===== design/flow/config.mk =====
export PLATFORM = sky130hd
export DESIGN_NAME = ALUUnit
export DESIGN_NICKNAME = ALUUnit
export VERILOG_FILES = /design/flow/design.v
export SDC_FILE = /design/flow/constraint.sdc
export NUM_CORES = 4
export LEC_CHECK = 0
export CAP_MARGIN = 30
export CORE_MARGIN = 6
export CORE_UTILIZATION = 61
export CTS_CLUSTER_DIAMETER = 328
export CTS_CLUSTER_SIZE = 48
export MAX_ROUTING_LAYER = met4
export SETUP_SLACK_MARGIN = 0.96
export SLEW_MARGIN = 20

===== design/flow/constraint.sdc =====
create_clock -name core_clock -period 4.13 [get_ports {clock}]
set_input_delay 0.8260 -clock core_clock [delete_from_list [all_inputs] [get_ports {clock}]]
set_output_delay 0.8260 -clock core_clock [all_outputs]
set_load 0.01 [all_outputs]

===== design/flow/design.v =====
module ANDarray (regDst, ALUSrc, memToReg, regWrite, memRead, memWrite, branch, ALUOp1, ALUOp2, op);
	input[5:0] op;
	output regDst, ALUSrc, memToReg, regWrite, memRead, memWrite, branch, ALUOp1, ALUOp2;
	wire Rformat, lw, sw, beq;
	assign Rformat = (~op[0]) & (~op[1]) & (~op[2]) & (~op[3]) & (~op[4]) & (~op[5]), lw = (op[0]) & (op[1]) & (~op[2]) & (~op[3]) & (~op[4]) & (op[5]), sw = (op[0]) & (op[1]) & (~op[2]) & (op[3]) & (~op[4]) & (op[5]), beq = (~op[0]) & (~op[1]) & (op[2]) & (~op[3]) & (~op[4]) & (~op[5]);
	assign regDst = Rformat;
	assign ALUSrc = lw | sw;
	assign memToReg =  lw;
	assign regWrite = Rformat | lw;
	assign memRead = lw;
	assign memWrite = sw;
	assign branch = beq;
	assign ALUOp1 = Rformat;
	assign ALUOp2 = beq;
endmodule
module ALUControl(operation, ALUOp, ff);
	input[1:0] ALUOp;
	input [5:0] ff;
	output [2:0] operation;
	wire w0, w1, w2, w3;
	assign w0 = ff[0] | ff[3];
	assign operation[0] = ALUOp[1] & w0;
	assign w1 = ~ff[2];
	assign w2 = ~ALUOp[1];
	assign operation[1] = w2 | w1;
	assign w3 = ff[1] & ALUOp[1];
	assign operation[2] = w3 | ALUOp[0];
endmodule
module ALU32Bit(zero, carryOut, result, a, b, op);
	input [31:0] a, b;
	input [2:0] op;
	output reg [31:0] result;
	output zero, carryOut;
	reg carryOut;
	assign zero = (result == 0) ? 1 : 0;
	always @(a or b or op)
	begin
		carryOut = 1'b0;
		case(op)
			0: result = a & b;
			1: result = a | b;
			2: {carryOut, result[31:0]} = a + b;
			6: {carryOut, result[31:0]} = a - b;
			7: result = a < b ? 1 : 0;
			default: result = 0;
		endcase
	end
endmodule
module ALUUnit(clock, ALUOp, funct, a, b, result, zero, carryOut);
	input clock;
	input [1:0] ALUOp;
	input [5:0] funct;
	input [31:0] a, b;
	output reg [31:0] result;
	output reg zero, carryOut;
	reg [1:0] aluOpQ;
	reg [5:0] functQ;
	reg [31:0] aQ, bQ;
	wire [2:0] operation;
	wire [31:0] aluResult;
	wire aluZero, aluCarry;
	ALUControl ctl(operation, aluOpQ, functQ);
	ALU32Bit alu(aluZero, aluCarry, aluResult, aQ, bQ, operation);
	always @(posedge clock)
	begin
		aluOpQ <= ALUOp;
		functQ <= funct;
		aQ <= a;
		bQ <= b;
		result <= aluResult;
		zero <= aluZero;
		if (operation == 3'd2 || operation == 3'd6)
			carryOut <= aluCarry;
	end
endmodule

===== design/flow/run.sh =====
#!/bin/bash
# the make line also repeats each setting of config.mk as NAME=value (left out here)
make -C /OpenROAD-flow-scripts/flow DESIGN_CONFIG=/design/flow/config.mk WORK_HOME=/design/flow/orfs CLKGATE_MAP_FILE= finish

==> Changelog: implementation, run 1 <==
### Metrics

* Fin. max-slew vios at 0
* Worst vdd ir at 376 µV
* Combinational power share at 36.2%
* WHS Path Cells at 3
* Sequential share of power at between 30% and 40%
* Clock transition at path regs at 0.07 ns
* Setup Slack @ Placement at -0.00898 ns
* Wire per inst at roughly 22 µm
* Cell type with the largest total area: dfxtp_1
* Post-CTS Hold Buffers at 0
* Mapped Nets at 1057
* Top pwr grp: registers
* CTS Buf Count at 9
* Fin nets at approximately 1200
* Post-synth EDFFs at 1
* Max Fclk at 251 MHz
* Tightest Hold Check Type: register to register
* Clk latency late pin at 0.37 ns
* Remaining antenna violation count at 0
* Synthesis-to-finish area growth at 29.6%
* I/O pin total at 107
* Worst path cell trace: buf_4 -> ha_2 -> inv_1 -> fa_2 -> nor2b_2 -> o211ai_1 -> a211o_1 -> a211o_1 -> and3_1 -> o32a_1 -> or4b_4 -> nor4b_4 -> and4b_1 -> nand3_1 -> nor3_2
* Hold Slack at about 0.71 ns
* Fin crit period at 3.98 ns
* Psw at 1.09 mW
* Multi-input logic area at 5060 µm²
* Chip Height at 121 µm
* Die X at 121 µm
* Top delay family on crit path: simple AND/OR/NAND/NOR gates
* Drt via density at 6.98
* Crit path to: zero
* DRC viols at 0
* Setup CP Type: register to register
* Clock skew at approximately 0.012 ns
* Aoi share at 29.3%
* DRT Pass-1 Iters at 7
* CP arrival at 4.27 ns
* Yosys reg bits at 104
* Root buf cell: clkbuf_16
* Final setup vio count at 0
* DR vias at 8022
* Main synth FF type: dfxtp_1
* Leak Pwr at 4.13 nW
* Total combinational power at 1.15 mW
* Worst slew margin at 43.3%
* Register share after synthesis at 28.8%
* Clk buf depth at 2
* # Max-Cap Violations at 0
* Worst reg2reg endpoint: zero
* Mapped Area at slightly above 7000 µm²
* H-tree lvl count at 3
* CP required at 4.43 ns
* Top-area cell share at 28.4%
* Placer Congestion at 1.07
* Min-Delay Endpoint: result[0]
* Fillcell total at 712
* Min-delay src: functQ[2]
* Antenna violations before repair at 0
* Outcome: finished clean
* Post-DP HPWL at 17100 µm
* CP startpoint: aQ[0]
* CTS tree: yes
* RR Startpoint: aQ[0]
* CP peak stage delay at 0.57 ns
* CTS sink cnt at 104
* Crit start category: register
* Row Count at 39
* Worst Setup End Kind: register
* Iter 0 DRT Violations at 1246
* Slowest stage cell on the critical path: or4b_4
* Post-Synthesis Cells at ~900
* Asr flop ratio synth at 0%
* Reg2reg setup slack at 0.15 ns
* First-pass GRT wire length at 39400 µm
* Top cells, area: dfxtp_1, ha_1, a21oi_1
* Commonest cells in the netlist: dfxtp_1, ha_1, inv_1
* Slew @ Worst Pin at 0.844 ns
* Basic Gates by Area at 15.8%
* P per Cell Area at between 300 and 400 nW/µm²
* Sequential power at 1.16 mW
* Crit path buffers/inverters at 2
* Cycle use final at 96.3%
* Input/output buffers at about 100
* Cell count along the critical path at 15
* Internal Pwr Total at between 2 and 2.5 mW
* Yosys cell count at between 800 and 900
* Pin count of the biggest net entering global routing at 27
* Unique masters post-synth at 78
* Synth Area in Adders at between 15 and 20%
* XOR Share, Synth at less than 1%
* Top logic family: AND-OR/OR-AND gates
* FF/Latch Area at 2100 µm²
* Mux share at 0.431%
* Stage-log warning count at 101
* Worst path most repeated cell: a211o_1
* Syn Area/Cell at 8.23 µm²
* Core ar. at 11500 µm²
* Clk pwr share at approximately 28%
* YS chip area at 7250 µm²
* Sw Ratio at 34.1%
* Setup WS post-layout at between 0.15 and 0.2 ns
* Setup repair after global routing missed its margin: yes
* CP Max Fanout at 3
* GRT Total Usage at 34.6%
* Diode count at 0
* Vias in the first global route at 7874
* Final WL at 25600 µm
* Final Hold Viols at 0
* Grt total ovfl at 0
* FP Core Util at between 60% and 70%
* Clock-net power at 873 µW
* Total die size at approximately 15000 µm²
* Yosys Warn Count at 2
* Layout Utilization at approximately 80%
* Worst R2R Path Depth at 15
* Count leader, synth: dfxtp_1
[metrics by stage]
step	power, mW	setup TNS (ns)	instances	area (µm²)
after floorplan	1.75	0	882	7260
after global placement	2.11	0	1112	8500
after detailed placement	2.14	-0.00898	1112	8500
after CTS	3.07	0	1147	9220
after global routing	3.29	0	1150	9400
final	3.18	0	1150	9400
[final cells by class]
class | count | share of cell area [%]
multi-input cells | 644 | 53.8
flip-flops and latches | 104 | 22.4
repair buffers | 151 | 15.0
inverters | 93 | 3.71
clock buffers | 12 | 2.95
well taps | 143 | 1.90
clock inverters | 3 | 0.240
[routing by layer]
layer,global-route usage [%],vias to the layer above,share of wire [%]
met5,-,-,0
met4,16.9,0,5.8
met3,9.73,190,13
met2,54.5,717,45
met1,40.7,3667,37
li1,-,3448,-
[timing repair]
action | 4_1_cts | 5_1_grt
setup endpoints to repair | 12 | 12
pin swaps | 24 | 11
setup buffers | 20 | 3
gates resized | 61 | 29
==> run 2, diff against run 1 <==
Settings changed: ABC_AREA set to 1, CAP_MARGIN 30 to 35, CORE_MARGIN 6 to 2, CORE_UTILIZATION 61 to 58, CTS_CLUSTER_DIAMETER 328 to 31, CTS_CLUSTER_SIZE 48 to not set, GPL_TIMING_DRIVEN set to 1, SETUP_SLACK_MARGIN 0.96 to not set, TNS_END_PERCENT set to 10.
Clock period 4.13 ns to 2.42 ns, I/O delays scaled along.
==> Changelog: implementation, run 2 <==
### Metrics

* CTS tree: yes (unchanged)
* Setup repair after global routing missed its margin: yes (unchanged)
* Top logic family: simple AND/OR/NAND/NOR gates (was AND-OR/OR-AND gates)
* Top delay family on crit path: simple AND/OR/NAND/NOR gates (unchanged)
* Final Instance Area at 12900 µm² (was 9400 µm²)
* RR Startpoint: aQ[28] (was aQ[0])
* Aoi share at 6.91% (was 29.3%)
* DRC viols at 0 (unchanged)
* Final setup vio count at 16 (was 0)
* Worst R2R Path Depth at 15 (unchanged)
* Main synth FF type: dfxtp_1 (unchanged)
* Worst slew margin at 52.0% (was 43.3%)
* WHS Path Cells at 1 (was 3)
* Cell type with the largest total area: dfxtp_1 (unchanged)
* Core ar. at 15100 µm² (was 11500 µm²)
* Sequential power at 1.94 mW (was 1.16 mW)
* Top cells, area: dfxtp_1, nand2_1, inv_1 (was dfxtp_1, ha_1, a21oi_1)
* Clk pwr share at 24.9% (was 27.5%)
* Final WL at 40600 µm (was 25600 µm)
* Internal Pwr Total at 3.96 mW (was 2.10 mW)
* Drt via density at 5.98 (was 6.98)
* Layout Utilization at 85.7% (was 81.6%)
* Hold Slack at 0.540 ns (was 0.709 ns)
* Combinational power share at 45.1% (was 36.2%)
* Asr flop ratio synth at 0% (unchanged)
* Final Total Pwr at 6.44 mW (was 3.18 mW)
* Input/output buffers at 104 (unchanged)
* Row Count at 45 (was 39)
* Clock transition at path regs at 0.08 ns (was 0.07 ns)
* XOR Share, Synth at 0.197% (was 0.483%)
* Post-DP HPWL at 25900 µm (was 17100 µm)
* CP peak stage delay at 0.45 ns (was 0.57 ns)
* Grt total ovfl at 0 (unchanged)
* Iter 0 DRT Violations at 2362 (was 1246)
* CTS Buf Count at 9 (unchanged)
* Cycle use final at 121% (was 96.3%)
* Synth Area in Adders at 14.6% (was 17.8%)
* Die X at 128 µm (was 121 µm)
* Vias in the first global route at 10600 (was 7874)
* Clk latency late pin at 0.38 ns (was 0.37 ns)
* First-pass GRT wire length at 52100 µm (was 39400 µm)
* Post-synth EDFFs at 1 (unchanged)
* Post-DP Area at 11800 µm² (was 8500 µm²)
* DRT Pass-1 Iters at 15 (was 7)
* Placer Congestion at 1.07 (about the same)
* Antenna violations before repair at 1 (was 0)
* Worst vdd ir at 462 µV (was 376 µV)
* Post-Synthesis Cells at 1505 (was 882)
* Mapped Nets at 1680 (was 1057)
* Crit start category: register (unchanged)
* Slew @ Worst Pin at 0.715 ns (was 0.844 ns)
* GRT Total Usage at 42.1% (was 34.6%)
* Worst Setup End Kind: register (unchanged)
* Sequential share of power at 30.1% (was 36.4%)
* Top-area cell share at 23.2% (was 28.4%)
* Setup TNS at -2.38 ns (was 0 ns)
* Min-delay src: b[3] (was functQ[2])
* Max Fclk at 340 MHz (was 251 MHz)
* I/O pin total at 107 (unchanged)
* Cell count along the critical path at 15 (unchanged)
* Fin nets at 2012 (was 1178)
* Setup WS post-layout at -0.519 ns (was 0.154 ns)
* CP required at 2.72 ns (was 4.43 ns)
* Final Hold Viols at 0 (unchanged)
* Yosys Warn Count at 2 (unchanged)
* Dpl cells at 2006 (was 1112)
* Psw at 2.49 mW (was 1.09 mW)
* Register share after synthesis at 23.6% (was 28.8%)
* Unique masters post-synth at 33 (was 78)
* Chip Height at 128 µm (was 121 µm)
* CTS sink cnt at 104 (unchanged)
* Yosys cell count at 1505 (was 882)
* Fin. max-slew vios at 0 (unchanged)
* Stage-log warning count at 100 (was 101)
* Setup CP Type: register to register (unchanged)
* Crit path buffers/inverters at 2 (unchanged)
* FP Core Util at 58.8% (was 63.0%)
* Clock-net power at 1.60 mW (was 873 µW)
* Total die size at 16300 µm² (was 14700 µm²)
* Wire per inst at 20.0 µm (was 22.3 µm)
* P per Cell Area at 499 nW/µm² (was 338 nW/µm²)
* Clock skew at 0.0108 ns (was 0.0118 ns)
* # Max-Cap Violations at 0 (unchanged)
* CP startpoint: aQ[28] (was aQ[0])
* YS chip area at 8870 µm² (was 7250 µm²)
* Clk buf depth at 2 (unchanged)
* Sw Ratio at 38.6% (was 34.1%)
* Worst path cell trace: inv_1 -> ha_1 -> o21ai_0 -> a21oi_1 -> nor2_1 -> nor2_1 -> nand2_1 -> inv_1 -> nand2_1 -> nand2_1 -> nor2_1 -> nand2_1 -> nor2_4 -> nand4_1 -> nor2_1 (was buf_4 -> ha_2 -> inv_1 -> fa_2 -> nor2b_2 -> o211ai_1 -> a211o_1 -> a211o_1 -> and3_1 -> o32a_1 -> or4b_4 -> nor4b_4 -> and4b_1 -> nand3_1 -> nor3_2)
* Setup Slack @ Placement at -0.479 ns (was -0.00898 ns)
* Leak Pwr at 7.06 nW (was 4.13 nW)
* Final Non-Filler Cells at 2031 (was 1150)
* Tightest Hold Check Type: primary input to register (was register to register)
* Fail Reasons: setup timing
* Syn Area/Cell at 5.89 µm² (was 8.23 µm²)
* Mux share at 0% (was 0.431%)
* Slowest stage cell on the critical path: ha_1 (was or4b_4)
* Reg2reg setup slack at -0.52 ns (was 0.15 ns)
* Yosys reg bits at 104 (unchanged)
* Remaining antenna violation count at 0 (unchanged)
* Synthesis-to-finish area growth at 45.7% (was 29.6%)
* Fin crit period at 2.94 ns (was 3.98 ns)
* Min-Delay Endpoint: bQ[3] (was result[0])
* CP Max Fanout at 8 (was 3)
* DR vias at 12200 (was 8022)
* Pin count of the biggest net entering global routing at 21 (was 27)
* Total combinational power at 2.90 mW (was 1.15 mW)
* Basic Gates by Area at 37.9% (was 15.8%)
* Top pwr grp: combinational logic (was registers)
* Root buf cell: clkbuf_16 (unchanged)
* Count leader, synth: nand2_1 (was dfxtp_1)
* Mapped Area at 8870 µm² (was 7250 µm²)
* Outcome: finished with violations (was finished clean)
* Worst reg2reg endpoint: zero (unchanged)
* CP arrival at 3.23 ns (was 4.27 ns)
* Commonest cells in the netlist: nand2_1, inv_1, nor2_1 (was dfxtp_1, ha_1, inv_1)
* H-tree lvl count at 3 (unchanged)
* Crit path to: zero (unchanged)
## run 2: cell type report
class / count / area (µm²)
flip-flops and latches: 104 / 2110
diodes: 1 / 2.50
multi-input cells: 1025 / 6030
inverters: 340 / 1280
repair buffers: 357 / 2970
fillers: 868 / 2160
clock buffers: 11 / 243
well taps: 188 / 235
clock inverters: 5 / 62.6
## run 2: per-layer routing
layer,GRT usage (%),share of wire [%]
met4,21.5,8.7
met1,50.6,34
met3,7.80,15
met5,-,0
met2,67.6,42
## run 2: repair_timing
item | CTS | global route
hold buffers | 0 | 0
pin swaps | 19 | 37
resized | 62 | 129
setup endpoints to repair | 14 | 18
buffers inserted | 5 | 4
==> run 3, diff against run 2 <==
Settings changed: ABC_AREA 1 to not set, CAP_MARGIN 35 to 20, CORE_UTILIZATION 58 to 71, CTS_CLUSTER_DIAMETER 31 to not set, CTS_CLUSTER_SIZE set to 14, GPL_TIMING_DRIVEN 1 to not set, SETUP_SLACK_MARGIN set to 0.32, TNS_END_PERCENT 10 to not set.
Clock period 2.42 ns to 2.73 ns, I/O delays scaled along.
==> Changelog: implementation, run 3 <==
## Implementation

* Top-area cell share at 28.4% (was 23.2%)
* Die X at 105 µm (was 128 µm)
* Unique masters post-synth at 78 (was 33)
* Top logic family: AND-OR/OR-AND gates (was simple AND/OR/NAND/NOR gates)
* Core ar. at 9860 µm² (was 15100 µm²)
* Asr flop ratio synth at 0% (unchanged)
* Tool error: [ERROR DPL-0038] Utilization greater than 100%, impossible to legalize
* Chip Height at 105 µm (was 128 µm)
* Top cells, area: dfxtp_1, ha_1, a21oi_1 (was dfxtp_1, nand2_1, inv_1)
* Post-Synthesis Cells at 882 (was 1505)
* Syn Area/Cell at 8.23 µm² (was 5.89 µm²)
* XOR Share, Synth at 0.483% (was 0.197%)
* Commonest cells in the netlist: dfxtp_1, ha_1, inv_1 (was nand2_1, inv_1, nor2_1)
* Placer Congestion at 1.13 (was 1.07)
* Mapped Nets at 1057 (was 1680)
* Basic Gates by Area at 15.8% (was 37.9%)
* Row Count at 36 (was 45)
* Synth Area in Adders at 17.8% (was 14.6%)
* Yosys Warn Count at 2 (unchanged)
* I/O pin total at 107 (unchanged)
* Mux share at 0.431% (was 0%)
* Outcome: stopped before the end (was finished with violations)
* YS chip area at 7250 µm² (was 8870 µm²)
* Cell type with the largest total area: dfxtp_1 (unchanged)
* Post-synth EDFFs at 1 (unchanged)
* FP Core Util at 73.5% (was 58.8%)
* Input/output buffers at 104 (unchanged)
* Mapped Area at 7250 µm² (was 8870 µm²)
* Register share after synthesis at 28.8% (was 23.6%)
* Main synth FF type: dfxtp_1 (unchanged)
* Total die size at 11000 µm² (was 16300 µm²)
* Halt Stage: 3_5_place_dp
* Aoi share at 29.3% (was 6.91%)
* Count leader, synth: dfxtp_1 (was nand2_1)
* Yosys reg bits at 104 (unchanged)
* Yosys cell count at 882 (was 1505)
[run 3: per-stage QoR]
stage / hold slack, ns / area (µm²) / cells
floorplan: 0.570 / 7460 / 882
global placement: 0.731 / 10300 / 1323
==> run 4, diff against run 3 <==
Settings changed: CORE_UTILIZATION 71 to 70, CTS_CLUSTER_DIAMETER set to 103, CTS_CLUSTER_SIZE 14 to 37, HOLD_SLACK_MARGIN set to -0.07, MAX_ROUTING_LAYER met4 to not set, PLACE_DENSITY set to 0.62, SETUP_SLACK_MARGIN 0.32 to not set.
Clock period 2.73 ns to 3.55 ns, I/O delays scaled along.
==> Changelog: implementation, run 4 <==
## Implementation

* Outcome: stopped before the end (unchanged)
* Halt Stage: 5_1_grt (was 3_5_place_dp)
* Tool error: [ERROR GRT-0232] Routing congestion too high. Check the congestion heatmap in the GUI. (was [ERROR DPL-0038] Utilization greater than 100%, impossible to legalize)
* Unique masters post-synth at 78 (unchanged)
* GRT Total Usage at between 70% and 80%
* Yosys reg bits at 104 (unchanged)
* Synth Area in Adders at 17.8% (unchanged)
* CTS sink cnt at 104
* Die X at 106 µm (was 105 µm)
* Core ar. at 10200 µm² (was 9860 µm²)
* Clk buf depth at 2
* Basic Gates by Area at 15.8% (unchanged)
* Mux share at 0.431% (unchanged)
* YS chip area at 7250 µm² (unchanged)
* Asr flop ratio synth at 0% (unchanged)
* Input/output buffers at 104 (unchanged)
* Post-DP HPWL at 19300 µm
* Top logic family: AND-OR/OR-AND gates (unchanged)
* FP Core Util at 71.2% (was 73.5%)
* I/O pin total at 107 (unchanged)
* Commonest cells in the netlist: dfxtp_1, ha_1, inv_1 (unchanged)
* Post-Synthesis Cells at 882 (unchanged)
* Yosys cell count at 882 (unchanged)
* Grt total ovfl at 61
* Syn Area/Cell at 8.23 µm² (unchanged)
* Aoi share at 29.3% (unchanged)
* Top cells, area: dfxtp_1, ha_1, a21oi_1 (unchanged)
* Post-synth EDFFs at 1 (unchanged)
* Row Count at 37 (was 36)
* Dpl cells at 1186
* Cell type with the largest total area: dfxtp_1 (unchanged)
* Yosys Warn Count at 2 (unchanged)
* Count leader, synth: dfxtp_1 (unchanged)
* Mapped Area at 7250 µm² (unchanged)
* H-tree lvl count at 3
* Chip Height at 106 µm (was 105 µm)
* Main synth FF type: dfxtp_1 (unchanged)
* CTS Buf Count at 9
* Placer Congestion at 1.15 (was 1.13)
* Total die size at 11200 µm² (was 11000 µm²)
* Top-area cell share at 28.4% (unchanged)
* Register share after synthesis at 28.8% (unchanged)
* Mapped Nets at 1057 (unchanged)
* Root buf cell: clkbuf_8
* XOR Share, Synth at 0.483% (unchanged)
## run 4: metrics by stage
step	setup slack (ns)	hold WS (ns)	TNS, ns	instance area, µm²	total power [mW]
after global placement	-0.246	0.620	-0.252	9080	2.55
after floorplan	0.00207	0.547	0	7260	2.03
after CTS	-0.221	0.652	-0.221	9460	3.44
after detailed placement	-0.379	0.637	-0.742	9080	2.63
## run 4: metal layers
| metal | GRT usage [%] | GRT overflow |
|---|---|---|
| met3 | 61.5 | 5 |
| met2 | 93.8 | 29 |
| met1 | 77.9 | 0 |
| met4 | 77.3 | 26 |
| met5 | 17.1 | 1 |
## run 4: repair_timing
action,4_1_cts
endpoints found under the setup margin,5
resized,27
hold buffers,0
pin swaps,13
setup buffers,7
==> run 5, diff against run 4 <==
Settings changed: CORE_UTILIZATION 70 to 40, CTS_CLUSTER_DIAMETER 103 to not set, CTS_CLUSTER_SIZE 37 to not set, HOLD_SLACK_MARGIN -0.07 to not set, PLACE_DENSITY 0.62 to not set, SETUP_SLACK_MARGIN set to 0.81.
Clock period 3.55 ns to 4.36 ns, I/O delays scaled along.
==> Changelog: implementation, run 5 <==
### Metrics

* Worst Setup End Kind: register
* Fin nets at 1158
* Post-DP Area at 8570 µm² (was 9080 µm²)
* Hold Slack at ~0.64 ns
* H-tree lvl count at 3 (unchanged)
* Grt total ovfl at 0
* Final setup vio count at 0
* WHS Path Cells at 2
* Antenna violations before repair at 0
* Reg2reg setup slack at 0.46 ns
* Remaining antenna violation count at 0
* Asr flop ratio synth at 0% (unchanged)
* Top logic family: AND-OR/OR-AND gates (unchanged)
* Total combinational power at ~980 µW
* Commonest cells in the netlist: dfxtp_1, ha_1, inv_1 (unchanged)
* Setup WS post-layout at 0.464 ns
* Slowest stage cell on the critical path: or4_1
* Crit path to: zero
* CTS tree: yes
* Die X at 139 µm (was 106 µm)
* CTS Buf Count at 9 (unchanged)
* CP required at 4.65 ns
* Total die size at 19200 µm² (was 11200 µm²)
* FP Core Util at 40.5% (was 71.2%)
* Worst reg2reg endpoint: zero
* Clock transition at path regs at 0.07 ns
* Chip Height at 139 µm (was 106 µm)
* Crit start category: register
* Sequential power at about 1.1 mW
* Top-area cell share at 28.4% (unchanged)
* Clk latency late pin at 0.36 ns
* Slew @ Worst Pin at 0.825 ns
* Clock skew at 0.00926 ns
* P per Cell Area at 318 nW/µm²
* Diode count at 0
* # Max-Cap Violations at 0
* Yosys reg bits at 104 (unchanged)
* Yosys Warn Count at 2 (unchanged)
* Combinational power share at 33.7%
* RR Startpoint: aQ[9]
* Vias in the first global route at 6454
* Root buf cell: clkbuf_16 (was clkbuf_8)
* Final WL at 21600 µm
* Outcome: finished clean (was stopped before the end)
* Mapped Area at 7250 µm² (unchanged)
* Top pwr grp: registers
* Fillcell total at 1793
* Main synth FF type: dfxtp_1 (unchanged)
* DRT Pass-1 Iters at 7
* Placer Congestion at 0.904 (was 1.15)
* Basic Gates by Area at 15.8% (unchanged)
* DRC viols at 0
* Cell type with the largest total area: dfxtp_1 (unchanged)
* Worst R2R Path Depth at 13
* Stage-log warning count at 98
* Count leader, synth: dfxtp_1 (unchanged)
* Setup TNS at 0 ns
* Register share after synthesis at 28.8% (unchanged)
* CP Max Fanout at 8
* Pin count of the biggest net entering global routing at 31
* Max Fclk at 257 MHz
* Leak Pwr at 3.98 nW
* Synthesis-to-finish area growth at 25.8%
* Core ar. at 17900 µm² (was 10200 µm²)
* Row Count at 49 (was 37)
* CP peak stage delay at 0.62 ns
* Worst vdd ir at 363 µV
* Clk pwr share at ~29%
* Min-delay src: aluOpQ[1]
* Fin crit period at 3.90 ns
* Fin. max-slew vios at 0
* Sw Ratio at 32.8%
* Internal Pwr Total at approximately 1.9 mW
* Crit path buffers/inverters at 1
* Final Hold Viols at 0
* Clock-net power at 834 µW
* Post-Synthesis Cells at 882 (unchanged)
* Iter 0 DRT Violations at about 770
* First-pass GRT wire length at 34200 µm
* YS chip area at 7250 µm² (unchanged)
* Post-DP HPWL at 16400 µm (was 19300 µm)
* Setup repair after global routing missed its margin: yes
* Unique masters post-synth at 78 (unchanged)
* Worst path cell trace: inv_1 -> ha_1 -> or4_1 -> nand2b_1 -> a21oi_1 -> or4_4 -> o221ai_1 -> a221o_1 -> or4b_4 -> nor4b_4 -> and4b_1 -> nand3_1 -> nor3_2
* Sequential share of power at 37.5%
* Mux share at 0.431% (unchanged)
* CP arrival at 4.19 ns
* DR vias at 7047
* Post-synth EDFFs at 1 (unchanged)
* Setup CP Type: register to register
* Min-Delay Endpoint: result[0]
* Input/output buffers at 104 (unchanged)
* Clk buf depth at 2 (unchanged)
* Setup Slack @ Placement at 0.274 ns (was -0.379 ns)
* Wire per inst at 17.7 µm
* Yosys cell count at 882 (unchanged)
* Top cells, area: dfxtp_1, ha_1, a21oi_1 (unchanged)
* I/O pin total at 107 (unchanged)
* CTS sink cnt at 104 (unchanged)
* Mapped Nets at 1057 (unchanged)
* Psw at 951 µW
* Tightest Hold Check Type: register to register
* Layout Utilization at 51.0%
* Top delay family on crit path: simple AND/OR/NAND/NOR gates
* Synth Area in Adders at 17.8% (unchanged)
* Final Instance Area at 9130 µm²
* Worst slew margin at between 40% and 50%
* Cell count along the critical path at 13
* Syn Area/Cell at 8.23 µm² (unchanged)
* GRT Total Usage at between 20% and 30%
* Drt via density at 5.79
* Aoi share at 29.3% (unchanged)
* CP startpoint: aQ[9]
* Cycle use final at 89.4%
* XOR Share, Synth at 0.483% (unchanged)
## run 5: layer usage
layer | vias to the layer above | GRT usage, % | routed length [µm]
li1 | 3397 | - | -
met1 | 3303 | 30.9 | 10200
met2 | 318 | 33.9 | 9400
met3 | 29 | 5.01 | 1690
met4 | 0 | 5.74 | 319
met5 | - | 0 | 0
## run 5: final cells by class
type	count	area, µm²	share of cell area [%]
inverters	93	349	3.82
multi-input cells	644	4850	53.1
repair buffers	131	1240	13.6
clock inverters	6	65.1	0.713
well taps	229	287	3.14
clock buffers	10	239	2.62
flip-flops and latches	104	2090	22.9
## run 5: stage by stage
stage          cells  total power [mW]
6_report        1217              2.90
3_3_place_gp    1196              2.02
4_1_cts         1214              2.88
2_1_floorplan    882              1.66
5_1_grt         1217              3.05
3_5_place_dp    1196              2.02
## run 5: what timing repair did
| action | 4_1_cts | 5_1_grt |
|---|---|---|
| endpoints found under the hold margin | 0 | 0 |
| buffers inserted | 2 | 3 |
| pin swaps | 7 | 9 |
| hold buffers | 0 | 0 |
| gates resized | 25 | 25 |
| setup endpoints to repair | 4 | 6 |
| gates cloned | 0 | 0 |
==> run 6, diff against run 5 <==
Settings changed: ABC_AREA set to 0, CAP_MARGIN 20 to 40, CORE_UTILIZATION 40 to 65, GPL_TIMING_DRIVEN set to 1, MAX_ROUTING_LAYER set to met4, SETUP_SLACK_MARGIN 0.81 to not set, TNS_END_PERCENT set to 10.
Clock period 4.36 ns to 2.78 ns, I/O delays scaled along.
==> Changelog: implementation, run 6 <==
## Implementation

* Outcome: stopped before the end (was finished clean)
* Halt Stage: 5_1_grt
* Tool error: [ERROR GRT-0116] Global routing finished with congestion. Check the congestion regions in the DRC Viewer.
* Cell type with the largest total area: dfxtp_1 (unchanged)
* XOR Share, Synth at 0.483% (unchanged)
* GRT Total Usage at 78.2%
* Clk buf depth at 2 (unchanged)
* Post-DP Area at 10100 µm² (was 8570 µm²)
* Setup bufs post-CTS at 0 (was 2)
* Yosys reg bits at 104 (unchanged)
* Count leader, synth: dfxtp_1 (unchanged)
* Grt total ovfl at approximately 65
* Top logic family: AND-OR/OR-AND gates (unchanged)
* Register share after synthesis at 28.8% (unchanged)
* Post-synth EDFFs at 1 (unchanged)
* Placer Congestion at 1.11 (was 0.904)
* Top cells, area: dfxtp_1, ha_1, a21oi_1 (unchanged)
* Asr flop ratio synth at 0% (unchanged)
* CTS Buf Count at 9 (unchanged)
* Yosys Warn Count at 2 (unchanged)
* Dpl cells at 1326 (was 1196)
* Commonest cells in the netlist: dfxtp_1, ha_1, inv_1 (unchanged)
* I/O pin total at 107 (unchanged)
* Aoi share at 29.3% (unchanged)
* Mapped Nets at 1057 (unchanged)
* Top-area cell share at 28.4% (unchanged)
* Post-DP HPWL at 21600 µm (was 16400 µm)
* Basic Gates by Area at 15.8% (unchanged)
* Core ar. at 10900 µm² (was 17900 µm²)
* FP Core Util at 66.6% (was 40.5%)
* YS chip area at 7250 µm² (unchanged)
* Mapped Area at 7250 µm² (unchanged)
* Yosys cell count at 882 (unchanged)
* Chip Height at 110 µm (was 139 µm)
* Total die size at 12000 µm² (was 19200 µm²)
* Post-Synthesis Cells at 882 (unchanged)
* Unique masters post-synth at 78 (unchanged)
* Setup Slack @ Placement at -1.14 ns (was 0.274 ns)
* Die X at 110 µm (was 139 µm)
* Root buf cell: clkbuf_8 (was clkbuf_16)
* Syn Area/Cell at 8.23 µm² (unchanged)
* H-tree lvl count at 3 (unchanged)
* Synth Area in Adders at 17.8% (unchanged)
* Mux share at 0.431% (unchanged)
* Main synth FF type: dfxtp_1 (unchanged)
* Row Count at 38 (was 49)
* Input/output buffers at 104 (unchanged)
* CTS sink cnt at 104 (unchanged)
[run 6: through the flow]
step                      utilization, %  setup TNS, ns
after floorplan                        -          -2.20
after global placement              92.9          -6.82
after detailed placement            92.9          -9.54
after CTS                           96.6          -6.87
[run 6: per-layer routing]
metal  GRT overflow  global-route usage, %
met5              -                      -
met4             30                   80.3
met3              0                   64.7
met2             34                   92.3
met1              1                   74.0
[run 6: timing repair]
action	4_1_cts
endpoints found under the setup margin	25
gates resized	49
hold buffers	0
hold endpoints to repair	0
pin swaps	5
==> run 7, diff against run 6 <==
Settings changed: ABC_AREA 0 to 1, CAP_MARGIN 40 to 0, CORE_UTILIZATION 65 to 59, CTS_CLUSTER_SIZE set to 73, PLACE_DENSITY set to 0.58, SETUP_SLACK_MARGIN set to 0.75, TNS_END_PERCENT 10 to 80.
Clock period 2.78 ns to 2.83 ns, I/O delays scaled along.
==> Changelog: implementation, run 7 <==
### Metrics

* Outcome: finished with violations (was stopped before the end)
* Fail Reasons: setup timing
* Yosys cell count at 1505 (was 882)
* Crit start category: register
* Cell type with the largest total area: dfxtp_1 (unchanged)
* Final WL at 41400 µm
* CTS Buf Count at 9 (unchanged)
* Chip Height at 127 µm (was 110 µm)
* Setup Slack @ Placement at -0.00727 ns (was -1.14 ns)
* I/O pin total at 107 (unchanged)
* Final setup vio count at 1
* Worst path most repeated cell: nand2_1
* FP Core Util at 60.8% (was 66.6%)
* Remaining antenna violation count at 0
* Layout Utilization at 86.4%
* Sw Ratio at 40.7%
* Global routing usage on met1 at 51.7%
* YS chip area at 8870 µm² (was 7250 µm²)
* Clk pwr share at 23.9%
* DRT Pass-1 Iters at 22
* Crit path buffers/inverters at 2
* First-pass GRT wire length at 52800 µm
* Total die size at 16000 µm² (was 12000 µm²)
* XOR Share, Synth at 0.197% (was 0.483%)
* Die X at 127 µm (was 110 µm)
* Slew @ Worst Pin at 0.837 ns
* Drt via density at ~6.2
* Min-delay src: a[4]
* Vias in the first global route at 10300
* Post-Synthesis Cells at 1505 (was 882)
* CP Max Fanout at 8
* H-tree lvl count at 3 (unchanged)
* Hold Slack at 0.607 ns
* Tightest Hold Check Type: primary input to register
* Grt total ovfl at 0
* Cycle use final at 100%
* Clk latency late pin at 0.38 ns
* Syn Area/Cell at 5.89 µm² (was 8.23 µm²)
* GRT Total Usage at approximately 44%
* Post-CTS Hold Buffers at 0 (unchanged)
* Cell count along the critical path at 17
* CP arrival at 3.15 ns
* Post-synth EDFFs at 1 (unchanged)
* Setup CP Type: register to register
* Worst vdd ir at ~410 µV
* Setup WS post-layout at -0.00464 ns
* Worst path cell trace: inv_1 -> nand2_1 -> nand2_1 -> nand2_1 -> nor2_2 -> buf_4 -> nand2_1 -> nand2_1 -> nor2_1 -> nand3_1 -> nor2_1 -> nand2_1 -> nor2_2 -> nand2_1 -> nor2_4 -> nand4_1 -> nor2_1
* Antenna violations before repair at 2
* Top-area cell share at 23.2% (was 28.4%)
* Unique masters post-synth at 33 (was 78)
* Top pwr grp: combinational logic
* Mux share at 0% (was 0.431%)
* Leak Pwr at 6.56 nW
* Sequential power at ~1.7 mW
* Combinational power share at 45.0%
* Synthesis-to-finish area growth at 42.0%
* Input/output buffers at 104 (unchanged)
* Stage-log warning count at 101
* Mapped Nets at 1680 (was 1057)
* Post-DP HPWL at 23700 µm (was 21600 µm)
* Clock skew at 0.0141 ns
* Setup repair after global routing missed its margin: yes
* Met3 usage at 10.8%
* Yosys Warn Count at 2 (unchanged)
* Slowest stage cell on the critical path: dfxtp_1
* Count leader, synth: nand2_1 (was dfxtp_1)
* Mapped Area at 8870 µm² (was 7250 µm²)
* Internal Pwr Total at 3.19 mW
* Iter 0 DRT Violations at approximately 2100
* Crit path to: zero
* CP required at 3.14 ns
* Top delay family on crit path: simple AND/OR/NAND/NOR gates
* Commonest cells in the netlist: nand2_1, inv_1, nor2_1 (was dfxtp_1, ha_1, inv_1)
* Register share after synthesis at 23.6% (was 28.8%)
* Aoi share at 6.91% (was 29.3%)
* Core ar. at 14600 µm² (was 10900 µm²)
* CP startpoint: functQ[0]
* CTS tree: yes
* Worst Setup End Kind: register
* Max Fclk at 353 MHz
* Main synth FF type: dfxtp_1 (unchanged)
* Dpl cells at 1800 (was 1326)
* Final Non-Filler Cells at 1897
* Clock transition at path regs at around 0.08 ns
* Fin nets at 1881
* DRC viols at 0
* WHS Path Cells at 1
* Row Count at 44 (was 38)
* # Max-Cap Violations at 0
* Synth Area in Adders at 14.6% (was 17.8%)
* Root buf cell: clkbuf_16 (was clkbuf_8)
* Placer Congestion at 0.984 (was 1.11)
* Pin count of the biggest net entering global routing at 32
* RR Startpoint: functQ[0]
* Total combinational power at around 2.4 mW
* Wire per inst at 21.8 µm
* GRT busiest layer: met2
* Clock-net power at 1.29 mW
* Basic Gates by Area at 37.9% (was 15.8%)
* Top cells, area: dfxtp_1, nand2_1, inv_1 (was dfxtp_1, ha_1, a21oi_1)
* Min-Delay Endpoint: aQ[4]
* Asr flop ratio synth at 0% (unchanged)
* Yosys reg bits at 104 (unchanged)
* CTS sink cnt at 104 (unchanged)
* P per Cell Area at 427 nW/µm²
* Psw at around 2.2 mW
* Final Hold Viols at 0
* Top logic family: simple AND/OR/NAND/NOR gates (was AND-OR/OR-AND gates)
* Worst R2R Path Depth at 17
* CP peak stage delay at 0.37 ns
* Fin crit period at about 2.8 ns
* DR vias at between 10000 and 15000
* Reg2reg setup slack at -0.005 ns
* Worst slew margin at 43.6%
* Sequential share of power at 31.1%
* Met2 GRT Util at around 69%
* Setup TNS at -0.00464 ns
* Worst reg2reg endpoint: zero
* Clk buf depth at 2 (unchanged)
* Fin. max-slew vios at 0
[run 7: final cells by class]
cell class                      instances  area, µm²
Clock buffer                           11        243
Clock inverter                          5       38.8
Fill cell                             803       1990
Sequential cell                       104       2140
Timing Repair Buffer                  226       2030
Tap cell                              184        230
Inverter                              340       1280
Multi-Input combinational cell       1025       6630
Antenna cell                            2       5.00
[run 7: stage by stage]
stage	power (mW)	instance area, µm²
global placement	3.30	10300
floorplan	2.68	8910
CTS	4.80	11600
global route	5.53	12600
detailed placement	3.34	10300
finish	5.39	12600
[run 7: repair_timing]
| item | CTS | global route |
|---|---|---|
| endpoints found under the setup margin | 26 | 31 |
| gates resized | 202 | 198 |
| pin swaps | 60 | 66 |
| setup buffers | 28 | 51 |
[run 7: per-layer routing]
| layer | vias up | routed length [µm] |
|---|---|---|
| li1 | 4945 | - |
| met1 | 5165 | 13700 |
| met2 | 1240 | 17700 |
| met3 | 439 | 6280 |
| met4 | 0 | 3770 |
| met5 | - | 0 |
==> run 8, diff against run 7 <==
Settings changed: CAP_MARGIN 0 to 20, CORE_ASPECT_RATIO set to 0.5, CORE_UTILIZATION 59 to 65, CTS_CLUSTER_DIAMETER set to 346, CTS_CLUSTER_SIZE 73 to 96, GPL_TIMING_DRIVEN 1 to not set, MAX_ROUTING_LAYER met4 to not set, PLACE_DENSITY 0.58 to 0.35, SETUP_SLACK_MARGIN 0.75 to -0.17, TNS_END_PERCENT 80 to 40.
Clock period 2.83 ns to 3.73 ns, I/O delays scaled along.
==> Changelog: implementation, run 8 <==
### Metrics

* Top logic family: simple AND/OR/NAND/NOR gates (unchanged)
* Top cells, area: dfxtp_1, nand2_1, inv_1 (unchanged)
* Pin count of the biggest net entering global routing at 32 (unchanged)
* Fin. max-slew vios at 0 (unchanged)
* Slew @ Worst Pin at 0.728 ns (was 0.837 ns)
* Sequential share of power at 34.9% (was 31.1%)
* Synthesis-to-finish area growth at 16.0% (was 42.0%)
* Drt via density at 5.54 (was 6.21)
* Stage-log warning count at 98 (was 101)
* Min-delay src: aluOpQ[1] (was a[4])
* DRC viols at 0 (unchanged)
* Mux share at 0% (unchanged)
* Post-Synthesis Cells at 1505 (unchanged)
* Internal Pwr Total at 2.33 mW (was 3.19 mW)
* Iter 0 DRT Violations at 1425 (was 2114)
* Crit path to: zero (unchanged)
* Fin crit period at 3.23 ns (was 2.83 ns)
* Sw Ratio at 35.2% (was 40.7%)
* Final setup vio count at 0 (was 1)
* Aoi share at 6.91% (unchanged)
* Setup repair after global routing missed its margin: no (was yes)
* Synth Area in Adders at 14.6% (unchanged)
* Post-CTS Resized at 0 (was 202)
* Die X at 169 µm (was 127 µm)
* CP arrival at 3.54 ns (was 3.15 ns)
* Unique masters post-synth at 33 (unchanged)
* Clk buf depth at 2 (unchanged)
* Clock skew at 0.00963 ns (was 0.0141 ns)
* Total die size at 14700 µm² (was 16000 µm²)
* Worst path cell trace: ha_1 -> inv_1 -> fa_1 -> inv_1 -> nand2_1 -> nand2_1 -> nand3_1 -> nand2_1 -> nand2_1 -> nand3_1 -> nand2_1 -> nor2_1 -> nand3_1 -> nor2_1 -> nand2_1 -> nor2_1 -> nand4_1 -> nor2_1 (was inv_1 -> nand2_1 -> nand2_1 -> nand2_1 -> nor2_2 -> buf_4 -> nand2_1 -> nand2_1 -> nor2_1 -> nand3_1 -> nor2_1 -> nand2_1 -> nor2_2 -> nand2_1 -> nor2_4 -> nand4_1 -> nor2_1)
* Setup CP Type: register to register (unchanged)
* Layout Utilization at 76.6% (was 86.4%)
* Cell type with the largest total area: dfxtp_1 (unchanged)
* Crit start category: register (unchanged)
* Worst Setup End Kind: register (unchanged)
* Chip Height at 86.6 µm (was 127 µm)
* Worst path most repeated cell: nand2_1 (unchanged)
* Cycle use final at 86.7% (was 100%)
* Setup bufs post-CTS at 0 (was 28)
* Combinational power share at 34.0% (was 45.0%)
* First-pass GRT wire length at 43500 µm (was 52800 µm)
* Slowest stage cell on the critical path: fa_1 (was dfxtp_1)
* WHS Path Cells at 1 (unchanged)
* Psw at 1.26 mW (was 2.19 mW)
* Total combinational power at 1.22 mW (was 2.42 mW)
* # Max-Cap Violations at 0 (unchanged)
* CP required at 4.04 ns (was 3.14 ns)
* DR vias at 9807 (was 11800)
* Yosys cell count at 1505 (unchanged)
* Core ar. at 13400 µm² (was 14600 µm²)
* Top pwr grp: registers (was combinational logic)
* Worst R2R Path Depth at 18 (was 17)
* Top delay family on crit path: simple AND/OR/NAND/NOR gates (unchanged)
* Clock-net power at 1.12 mW (was 1.29 mW)
* Asr flop ratio synth at 0% (unchanged)
* GRT Total Usage at 38.5% (was 43.6%)
* Count leader, synth: nand2_1 (unchanged)
* Vias in the first global route at 8907 (was 10300)
* Min-Delay Endpoint: carryOut (was aQ[4])
* CTS sink cnt at 104 (unchanged)
* Fin nets at 1763 (was 1881)
* Setup TNS at 0 ns (was -0.00464 ns)
* Grt total ovfl at 0 (unchanged)
* Post-synth EDFFs at 1 (unchanged)
* CP Max Fanout at 5 (was 8)
* Hold Slack at 0.704 ns (was 0.607 ns)
* Clock transition at path regs at 0.07 ns (was 0.08 ns)
* Final Hold Viols at 0 (unchanged)
* Remaining antenna violation count at 0 (unchanged)
* Mapped Nets at 1680 (unchanged)
* Main synth FF type: dfxtp_1 (unchanged)
* YS chip area at 8870 µm² (unchanged)
* Mapped Area at 8870 µm² (unchanged)
* Antenna violations before repair at 0 (was 2)
* Multi-input logic area at 5280 µm² (was 6630 µm²)
* CTS Buf Count at 9 (unchanged)
* Placer Congestion at 1.09 (was 0.984)
* Yosys Warn Count at 2 (unchanged)
* Final WL at 27800 µm (was 41400 µm)
* RR Startpoint: bQ[0] (was functQ[0])
* Clk pwr share at 31.1% (was 23.9%)
* Commonest cells in the netlist: nand2_1, inv_1, nor2_1 (unchanged)
* Top-area cell share at 23.2% (unchanged)
* Syn Area/Cell at 5.89 µm² (unchanged)
* Crit path buffers/inverters at 2 (unchanged)
* XOR Share, Synth at 0.197% (unchanged)
* Wire per inst at 15.7 µm (was 21.8 µm)
* Post-CTS Hold Buffers at 0 (unchanged)
* Register share after synthesis at 23.6% (unchanged)
* Basic Gates by Area at 37.9% (unchanged)
* Yosys reg bits at 104 (unchanged)
* P per Cell Area at 349 nW/µm² (was 427 nW/µm²)
* Cell count along the critical path at 18 (was 17)
* I/O pin total at 107 (unchanged)
* Diode count at 0 (was 2)
* Worst reg2reg endpoint: zero (unchanged)
* Tightest Hold Check Type: register to register (was primary input to register)
* Input/output buffers at 104 (unchanged)
* FF/Latch Area at 2090 µm² (was 2140 µm²)
* Sequential power at 1.25 mW (was 1.67 mW)
* Reg2reg setup slack at 0.50 ns (was -0.005 ns)
* H-tree lvl count at 3 (unchanged)
* Outcome: finished clean (was finished with violations)
* Worst slew margin at 51.3% (was 43.6%)
* Worst vdd ir at 335 µV (was 405 µV)
* Row Count at 30 (was 44)
* FP Core Util at 66.0% (was 60.8%)
* Setup WS post-layout at 0.497 ns (was -0.00464 ns)
* CTS tree: yes (unchanged)
* Post-DP HPWL at 22300 µm (was 23700 µm)
* CP peak stage delay at 0.40 ns (was 0.37 ns)
* Root buf cell: clkbuf_16 (unchanged)
* CP startpoint: bQ[0] (was functQ[0])
* Fillcell total at 1048 (was 803)
* Setup Slack @ Placement at 0.790 ns (was -0.00727 ns)
* DRT Pass-1 Iters at 7 (was 22)
* Clk latency late pin at 0.37 ns (was 0.38 ns)
* Leak Pwr at 5.80 nW (was 6.56 nW)
* Max Fclk at 309 MHz (was 353 MHz)
[run 8: metal layers]
metal  vias up  part of all wire, %  GRT usage [%]
li1       4705                    -              -
met4         0                  3.7           16.2
met2       741                   41           59.1
met5         -                    0              0
met3       129                   15           12.0
met1      4232                   40           50.3
[run 8: per-stage QoR]
stage	area [µm²]	cells	total power [mW]
5_1_grt	10300	1769	3.76
3_5_place_dp	9940	1753	2.44
2_1_floorplan	8870	1505	2.03
4_1_cts	10300	1769	3.55
3_3_place_gp	9940	1753	2.41
6_report	10300	1769	3.59
[run 8: area by class of cell]
class	instances	area share, %
Multi-Input combinational cell	1025	51.3
Sequential cell	104	20.3
Inverter	340	12.4
Timing Repair Buffer	108	10.4
Clock buffer	11	2.36
Tap cell	176	2.14
Clock inverter	5	1.01
==> run 9, diff against run 8 <==
Settings changed: CAP_MARGIN 20 to 0, CORE_ASPECT_RATIO 0.5 to not set, CORE_UTILIZATION 65 to 70, CTS_CLUSTER_DIAMETER 346 to 351, CTS_CLUSTER_SIZE 96 to 36, HOLD_SLACK_MARGIN set to 0.29, PLACE_DENSITY 0.35 to not set, SETUP_SLACK_MARGIN -0.17 to -0.15, TNS_END_PERCENT 40 to 45.
Clock period 3.73 ns to 2.42 ns, I/O delays scaled along.
==> Changelog: implementation, run 9 <==
## Implementation

* Post-DP HPWL at 26400 µm (was 22300 µm)
* Commonest cells in the netlist: nand2_1, inv_1, nor2_1 (unchanged)
* Basic Gates by Area at 37.9% (unchanged)
* H-tree lvl count at 3 (unchanged)
* I/O pin total at 107 (unchanged)
* CTS sink cnt at 104 (unchanged)
* Clk buf depth at 2 (unchanged)
* YS chip area at 8870 µm² (unchanged)
* Tool error: [ERROR GRT-0116] Global routing finished with congestion. Check the congestion regions in the DRC Viewer.
* Count leader, synth: nand2_1 (unchanged)
* Input/output buffers at 104 (unchanged)
* Mux share at 0% (unchanged)
* Yosys cell count at 1505 (unchanged)
* XOR Share, Synth at 0.197% (unchanged)
* Post-CTS Hold Buffers at 0 (unchanged)
* Grt total ovfl at 250
* Root buf cell: clkbuf_16 (unchanged)
* Die X at 117 µm (was 169 µm)
* Dpl cells at 1932 (was 1753)
* Syn Area/Cell at 5.89 µm² (unchanged)
* Post-synth EDFFs at 1 (unchanged)
* Core ar. at 12500 µm² (was 13400 µm²)
* Outcome: stopped before the end (was finished clean)
* Main synth FF type: dfxtp_1 (unchanged)
* Placer Congestion at 1.11 (was 1.09)
* Setup Slack @ Placement at -0.444 ns (was 0.790 ns)
* Row Count at 41 (was 30)
* Chip Height at 117 µm (was 86.6 µm)
* Register share after synthesis at 23.6% (unchanged)
* Synth Area in Adders at 14.6% (unchanged)
* Mapped Nets at 1680 (unchanged)
* Unique masters post-synth at 33 (unchanged)
* FP Core Util at 70.9% (was 66.0%)
* Post-Synthesis Cells at 1505 (unchanged)
* CTS Buf Count at 9 (unchanged)
* Aoi share at 6.91% (unchanged)
* Top cells, area: dfxtp_1, nand2_1, inv_1 (unchanged)
* Mapped Area at 8870 µm² (unchanged)
* Yosys reg bits at 104 (unchanged)
* Top logic family: simple AND/OR/NAND/NOR gates (unchanged)
* Cell type with the largest total area: dfxtp_1 (unchanged)
* Asr flop ratio synth at 0% (unchanged)
* Total die size at 13600 µm² (was 14700 µm²)
* Top-area cell share at 23.2% (unchanged)
* GRT Total Usage at 84.4%
* Halt Stage: 5_1_grt
* Yosys Warn Count at 2 (unchanged)
run 9: metal layers:
metal	global-route usage, %	GRT overflow
met2	101	144
met4	90.0	91
met5	38.9	2
met1	81.0	7
met3	71.2	6
run 9: what timing repair did:
| action | CTS |
|---|---|
| endpoints found under the setup margin | 10 |
| pin swaps | 17 |
| resized | 88 |
| hold endpoints to repair | 0 |
| setup buffers | 9 |
run 9: stage by stage:
step                area (µm²)  setup TNS, ns
CTS                      12000         -0.529
detailed placement       11300          -2.36
global placement         11300         -0.448
floorplan                 8870              0
==> run 10, diff against run 9 <==
Settings changed: ABC_AREA 1 to not set, CAP_MARGIN 0 to 35, CTS_CLUSTER_DIAMETER 351 to 203, CTS_CLUSTER_SIZE 36 to 20, HOLD_SLACK_MARGIN 0.29 to -0.09, PLACE_DENSITY set to 0.76, SETUP_SLACK_MARGIN -0.15 to not set, TNS_END_PERCENT 45 to not set.
Clock period 2.42 ns to 3.79 ns, I/O delays scaled along.
==> Changelog: implementation, run 10 <==
### Metrics

* Crit path buffers/inverters at 2
* Min-delay src: aluOpQ[1]
* # Max-Cap Violations at 0
* Yosys cell count at 882 (was 1505)
* Cycle use final at 106%
* Met1 wire length at 8610 µm
* Slew @ Worst Pin at 0.945 ns
* Aoi share at 29.3% (was 6.91%)
* Die X at 106 µm (was 117 µm)
* Crit path to: zero
* Setup repair after global routing missed its margin: yes
* Worst slew margin at 36.7%
* H-tree lvl count at 3 (unchanged)
* CP required at 4.14 ns
* Register share after synthesis at 28.8% (was 23.6%)
* Cell count along the critical path at 15
* Yosys reg bits at 104 (unchanged)
* Min-Delay Endpoint: result[0]
* Remaining antenna violation count at 0
* Syn Area/Cell at 8.23 µm² (was 5.89 µm²)
* Total die size at 11200 µm² (was 13600 µm²)
* WL met3 at ~3700 µm
* Chip Height at 106 µm (was 117 µm)
* Wire per inst at 21.8 µm
* YS chip area at 7250 µm² (was 8870 µm²)
* DR vias at around 8200
* Worst vdd ir at 350 µV
* DRC viols at 0
* Final setup vio count at 1
* Core ar. at 10200 µm² (was 12500 µm²)
* Worst Setup End Kind: register
* Fin crit period at a little over 4 ns
* Clk pwr share at 24.3%
* Clock skew at about 0.018 ns
* FP Core Util at 71.2% (was 70.9%)
* Mapped Nets at 1057 (was 1680)
* CTS Buf Count at 9 (unchanged)
* Count leader, synth: dfxtp_1 (was nand2_1)
* Total combinational power at 1.22 mW
* Final Hold Viols at 0
* Max Fclk at ~250 MHz
* Internal Pwr Total at 2.12 mW
* Unique masters post-synth at 78 (was 33)
* Top cells, area: dfxtp_1, ha_1, a21oi_1 (was dfxtp_1, nand2_1, inv_1)
* Stage-log warning count at approximately 100
* Sw Ratio at 35.3%
* Root buf cell: clkbuf_8 (was clkbuf_16)
* Iter 0 DRT Violations at 1241
* Commonest cells in the netlist: dfxtp_1, ha_1, inv_1 (was nand2_1, inv_1, nor2_1)
* Slowest stage cell on the critical path: fa_1
* Grt total ovfl at 0
* Top pwr grp: registers
* CP startpoint: bQ[0]
* RR Startpoint: bQ[0]
* Sequential share of power at 38.4%
* DRT Pass-1 Iters at 9
* Vias in the first global route at 7970
* Top logic family: AND-OR/OR-AND gates (was simple AND/OR/NAND/NOR gates)
* Diode count at 0
* Setup WS post-layout at -0.245 ns
* Fail Reasons: setup timing
* Sequential power at 1.26 mW
* Worst R2R Path Depth at 15
* Combinational power share at 37.3%
* Worst path cell trace: ha_1 -> inv_1 -> fa_1 -> nor2b_2 -> o211ai_1 -> a211o_1 -> a211o_1 -> buf_4 -> a21oi_2 -> o22ai_1 -> o21ai_1 -> o21ai_0 -> a211o_1 -> a211o_1 -> nor3_2
* Drt via density at 7.11
* XOR Share, Synth at 0.483% (was 0.197%)
* DR top layer: met4
* Fin. max-slew vios at 0
* Worst reg2reg endpoint: zero
* Reg2reg setup slack at -0.25 ns
* Main synth FF type: dfxtp_1 (unchanged)
* Setup CP Type: register to register
* Top delay family on crit path: AND-OR/OR-AND gates
* Clk latency late pin at 0.42 ns
* WHS Path Cells at 2
* Post-DP Area at 8730 µm² (was 11300 µm²)
* First-pass GRT wire length at just under 40000 µm
* CTS sink cnt at 104 (unchanged)
* Tightest Hold Check Type: register to register
* Row Count at 37 (was 41)
* GRT Total Usage at 43.2%
* Worst path most repeated cell: a211o_1
* Leak Pwr at 4.09 nW
* CP Max Fanout at 5
* Basic Gates by Area at 15.8% (was 37.9%)
* Mux share at 0.431% (was 0%)
* Synthesis-to-finish area growth at 25.0%
* Yosys Warn Count at 2 (unchanged)
* CTS tree: yes
* Post-DP HPWL at 17700 µm (was 26400 µm)
* Input/output buffers at 104 (unchanged)
* Final WL at approximately 25000 µm
* P per Cell Area at 361 nW/µm²
* WL met2 at roughly 11000 µm
* Psw at 1.15 mW
* Top-area cell share at 28.4% (was 23.2%)
* Mapped Area at 7250 µm² (was 8870 µm²)
* Clock transition at path regs at 0.11 ns
* Fin nets at about 1200
* Setup Slack @ Placement at -0.456 ns (was -0.444 ns)
* CP arrival at between 4 and 5 ns
* Final Instance Area at 9070 µm²
* Outcome: finished with violations (was stopped before the end)
* Antenna violations before repair at 0
* Post-synth EDFFs at 1 (unchanged)
* Asr flop ratio synth at 0% (unchanged)
* Cell type with the largest total area: dfxtp_1 (unchanged)
* Clk buf depth at 2 (unchanged)
* Placer Congestion at 1.04 (was 1.11)
* Clock-net power at 795 µW
* Synth Area in Adders at 17.8% (was 14.6%)
* Post-Synthesis Cells at 882 (was 1505)
* Crit start category: register
* I/O pin total at 107 (unchanged)
* CP peak stage delay at 0.42 ns
* Pin count of the biggest net entering global routing at 20
run 10: cell type report:
| cell class | count | area (µm²) |
|---|---|---|
| fill | 498 | 1110 |
| multi-input combinational | 644 | 4750 |
| tap | 136 | 170 |
| clock buffer | 10 | 128 |
| inverter | 93 | 349 |
| clock inverter | 6 | 88.8 |
| timing repair buffer | 164 | 1490 |
| sequential | 104 | 2090 |
run 10: metal layers:
layer  global-route usage (%)  vias to the layer above
li1                         -                     3468
met1                     50.6                     3622
met2                     70.4                      862
met3                     13.9                      273
met5                        0                        -
met4                     23.2                        0
run 10: metrics by stage:
stage          total power, mW  cells  hold WS (ns)  util [%]  setup TNS, ns
6_report                  3.27   1157         0.661      89.1         -0.245
3_3_place_gp              2.33   1140         0.606      85.7         -0.419
4_1_cts                   3.17   1156         0.631      88.2         -0.107
3_5_place_dp              2.38   1140         0.610      85.7         -0.456
2_1_floorplan             1.90    882         0.547         -              0
5_1_grt                   3.36   1157         0.702      89.1         -0.333
run 10: timing repair:
item,4_1_cts,5_1_grt
gates resized,12,18
buffers inserted,0,1
setup endpoints to repair,1,2
pin swaps,2,3
hold buffers,0,0
==> run 11, diff against run 10 <==
Settings changed: CAP_MARGIN 35 to 20, CORE_UTILIZATION 70 to 30, CTS_CLUSTER_DIAMETER 203 to 378, CTS_CLUSTER_SIZE 20 to 99, HOLD_SLACK_MARGIN -0.09 to not set, MAX_ROUTING_LAYER set to met4, PLACE_DENSITY 0.76 to not set, PLACE_DENSITY_LB_ADDON set to 0.06, SETUP_SLACK_MARGIN set to -0.3.
Clock period 3.79 ns to 5.0 ns, I/O delays scaled along.
==> Changelog: implementation, run 11 <==
### Metrics

* Top pwr grp: registers (unchanged)
* Core ar. at 23600 µm² (was 10200 µm²)
* Input/output buffers at 104 (unchanged)
* Combinational power share at 32.5% (was 37.3%)
* Setup bufs post-CTS at 0 (unchanged)
* Crit path to: zero (unchanged)
* Unique masters post-synth at 78 (unchanged)
* Worst slew margin at 40.7% (was 36.7%)
* Crit start category: register (unchanged)
* Sw Ratio at 33.7% (was 35.3%)
* H-tree lvl count at 3 (unchanged)
* Mapped Area at 7250 µm² (unchanged)
* Post-Synthesis Cells at 882 (unchanged)
* Psw at 846 µW (was 1.15 mW)
* Clk pwr share at 29.8% (was 24.3%)
* RR Startpoint: aQ[10] (was bQ[0])
* Top logic family: AND-OR/OR-AND gates (unchanged)
* Total combinational power at 815 µW (was 1.22 mW)
* CP Max Fanout at 11 (was 5)
* Chip Height at 160 µm (was 106 µm)
* Root buf cell: clkbuf_16 (was clkbuf_8)
* Cycle use final at 86.1% (was 106%)
* Basic Gates by Area at 15.8% (unchanged)
* Fillcell total at 2463 (was 498)
* Crit path buffers/inverters at 1 (was 2)
* Fin crit period at 4.31 ns (was 4.04 ns)
* Remaining antenna violation count at 0 (unchanged)
* Post-CTS Hold Buffers at 0 (unchanged)
* Sequential share of power at 37.7% (was 38.4%)
* Antenna violations before repair at 0 (unchanged)
* Top delay family on crit path: AND-OR/OR-AND gates (unchanged)
* CTS sink cnt at 104 (unchanged)
* Clock skew at 0.00596 ns (was 0.0176 ns)
* Register share after synthesis at 28.8% (unchanged)
* Clock transition at path regs at 0.08 ns (was 0.11 ns)
* Yosys reg bits at 104 (unchanged)
* CTS tree: yes (unchanged)
* Placer Congestion at 0.892 (was 1.04)
* Cell type with the largest total area: dfxtp_1 (unchanged)
* Vias in the first global route at 6791 (was 7970)
* Iter 0 DRT Violations at 475 (was 1241)
* Stage-log warning count at 96 (was 100)
* Clk buf depth at 2 (unchanged)
* XOR Share, Synth at 0.483% (unchanged)
* Worst path most repeated cell: a2111oi_0 (was a211o_1)
* Mux share at 0.431% (unchanged)
* Wire per inst at 18.5 µm (was 21.8 µm)
* Syn Area/Cell at 8.23 µm² (unchanged)
* Post-DP HPWL at 18300 µm (was 17700 µm)
* Setup CP Type: register to register (unchanged)
* Post-synth EDFFs at 1 (unchanged)
* FP Core Util at 30.7% (was 71.2%)
* Clock-net power at 748 µW (was 795 µW)
* Top cells, area: dfxtp_1, ha_1, a21oi_1 (unchanged)
* Outcome: finished clean (was finished with violations)
* CP arrival at 4.60 ns (was 4.39 ns)
* Yosys Warn Count at 2 (unchanged)
* Pin count of the biggest net entering global routing at 31 (was 20)
* Max Fclk at 232 MHz (was 248 MHz)
* Final Hold Viols at 0 (unchanged)
* WHS Path Cells at 2 (unchanged)
* Row Count at 56 (was 37)
* P per Cell Area at 281 nW/µm² (was 361 nW/µm²)
* Synthesis-to-finish area growth at 23.3% (was 25.0%)
* Internal Pwr Total at 1.66 mW (was 2.12 mW)
* Diode count at 0 (unchanged)
* Aoi share at 29.3% (unchanged)
* Final WL at 24000 µm (was 25200 µm)
* # Max-Cap Violations at 0 (unchanged)
* CP startpoint: aQ[10] (was bQ[0])
* Worst vdd ir at 132 µV (was 350 µV)
* CTS Buf Count at 9 (unchanged)
* Asr flop ratio synth at 0% (unchanged)
* Grt total ovfl at 0 (unchanged)
* Worst R2R Path Depth at 13 (was 15)
* Die X at 160 µm (was 106 µm)
* CP required at 5.29 ns (was 4.14 ns)
* Clk latency late pin at 0.36 ns (was 0.42 ns)
* Min-Delay Endpoint: result[0] (unchanged)
* Commonest cells in the netlist: dfxtp_1, ha_1, inv_1 (unchanged)
* Setup repair after global routing missed its margin: no (was yes)
* Worst reg2reg endpoint: zero (unchanged)
* Post-DP Area at 8640 µm² (was 8730 µm²)
* I/O pin total at 107 (unchanged)
* Synth Area in Adders at 17.8% (unchanged)
* Worst path cell trace: inv_1 -> ha_1 -> a21oi_1 -> o211a_1 -> o211ai_1 -> o21a_1 -> a2111oi_0 -> nor3_1 -> a2111oi_0 -> nor2_1 -> a2111oi_0 -> nor2_1 -> nor3_2 (was ha_1 -> inv_1 -> fa_1 -> nor2b_2 -> o211ai_1 -> a211o_1 -> a211o_1 -> buf_4 -> a21oi_2 -> o22ai_1 -> o21ai_1 -> o21ai_0 -> a211o_1 -> a211o_1 -> nor3_2)
* Mapped Nets at 1057 (unchanged)
* Final Total Pwr at 2.51 mW (was 3.27 mW)
* Fin. max-slew vios at 0 (unchanged)
* Reg2reg setup slack at 0.69 ns (was -0.25 ns)
* Min-delay src: aluOpQ[1] (unchanged)
* Hold Slack at 0.636 ns (was 0.661 ns)
* Cell count along the critical path at 13 (was 15)
* Slowest stage cell on the critical path: a2111oi_0 (was fa_1)
* DR vias at 6852 (was 8225)
* Sequential power at 947 µW (was 1.26 mW)
* Drt via density at 5.29 (was 7.11)
* DRC viols at 0 (unchanged)
* Count leader, synth: dfxtp_1 (unchanged)
* Main synth FF type: dfxtp_1 (unchanged)
* YS chip area at 7250 µm² (unchanged)
* First-pass GRT wire length at 38300 µm (was 38500 µm)
* Final setup vio count at 0 (was 1)
* Slew @ Worst Pin at 0.884 ns (was 0.945 ns)
* Leak Pwr at 3.90 nW (was 4.09 nW)
* CP peak stage delay at 0.74 ns (was 0.42 ns)
* GRT Total Usage at 19.5% (was 43.2%)
* Yosys cell count at 882 (unchanged)
* DRT Pass-1 Iters at 5 (was 9)
* Fin nets at 1147 (was 1191)
* Post-CTS Resized at 0 (was 12)
* Worst Setup End Kind: register (unchanged)
* Tightest Hold Check Type: register to register (unchanged)
* Final Instance Area at 8940 µm² (was 9070 µm²)
* Total die size at 25400 µm² (was 11200 µm²)
* Setup TNS at 0 ns (was -0.245 ns)
* Top-area cell share at 28.4% (unchanged)
==> run 11: stage by stage <==
step / worst slack [ns] / instances / utilization, %
floorplan: 1.43 / 882 / -
global placement: 0.798 / 1280 / 36.6
detailed placement: 0.809 / 1280 / 36.6
CTS: 0.759 / 1296 / 37.9
global route: 0.440 / 1296 / 37.9
finish: 0.694 / 1296 / 37.9
==> run 11: final cells by class <==
| type | instances | area [µm²] | area share [%] |
|---|---|---|---|
| multi-input cells | 644 | 4640 | 51.8 |
| inverters | 93 | 349 | 3.90 |
| clock inverters | 6 | 77.6 | 0.867 |
| well taps | 319 | 399 | 4.46 |
| clock buffers | 10 | 229 | 2.56 |
| repair buffers | 120 | 1160 | 13.0 |
| flip-flops and latches | 104 | 2090 | 23.4 |
==> run 11: layer usage <==
layer / global-route usage (%) / wire length, µm / vias up
met4: 5.54 / 438 / 0
met2: 28.9 / 10400 / 215
met3: 2.92 / 1140 / 37
li1: - / - / 3376
met1: 27.3 / 12100 / 3224
met5: - / 0 / -
Power is estimated from default activity; no workload was simulated.
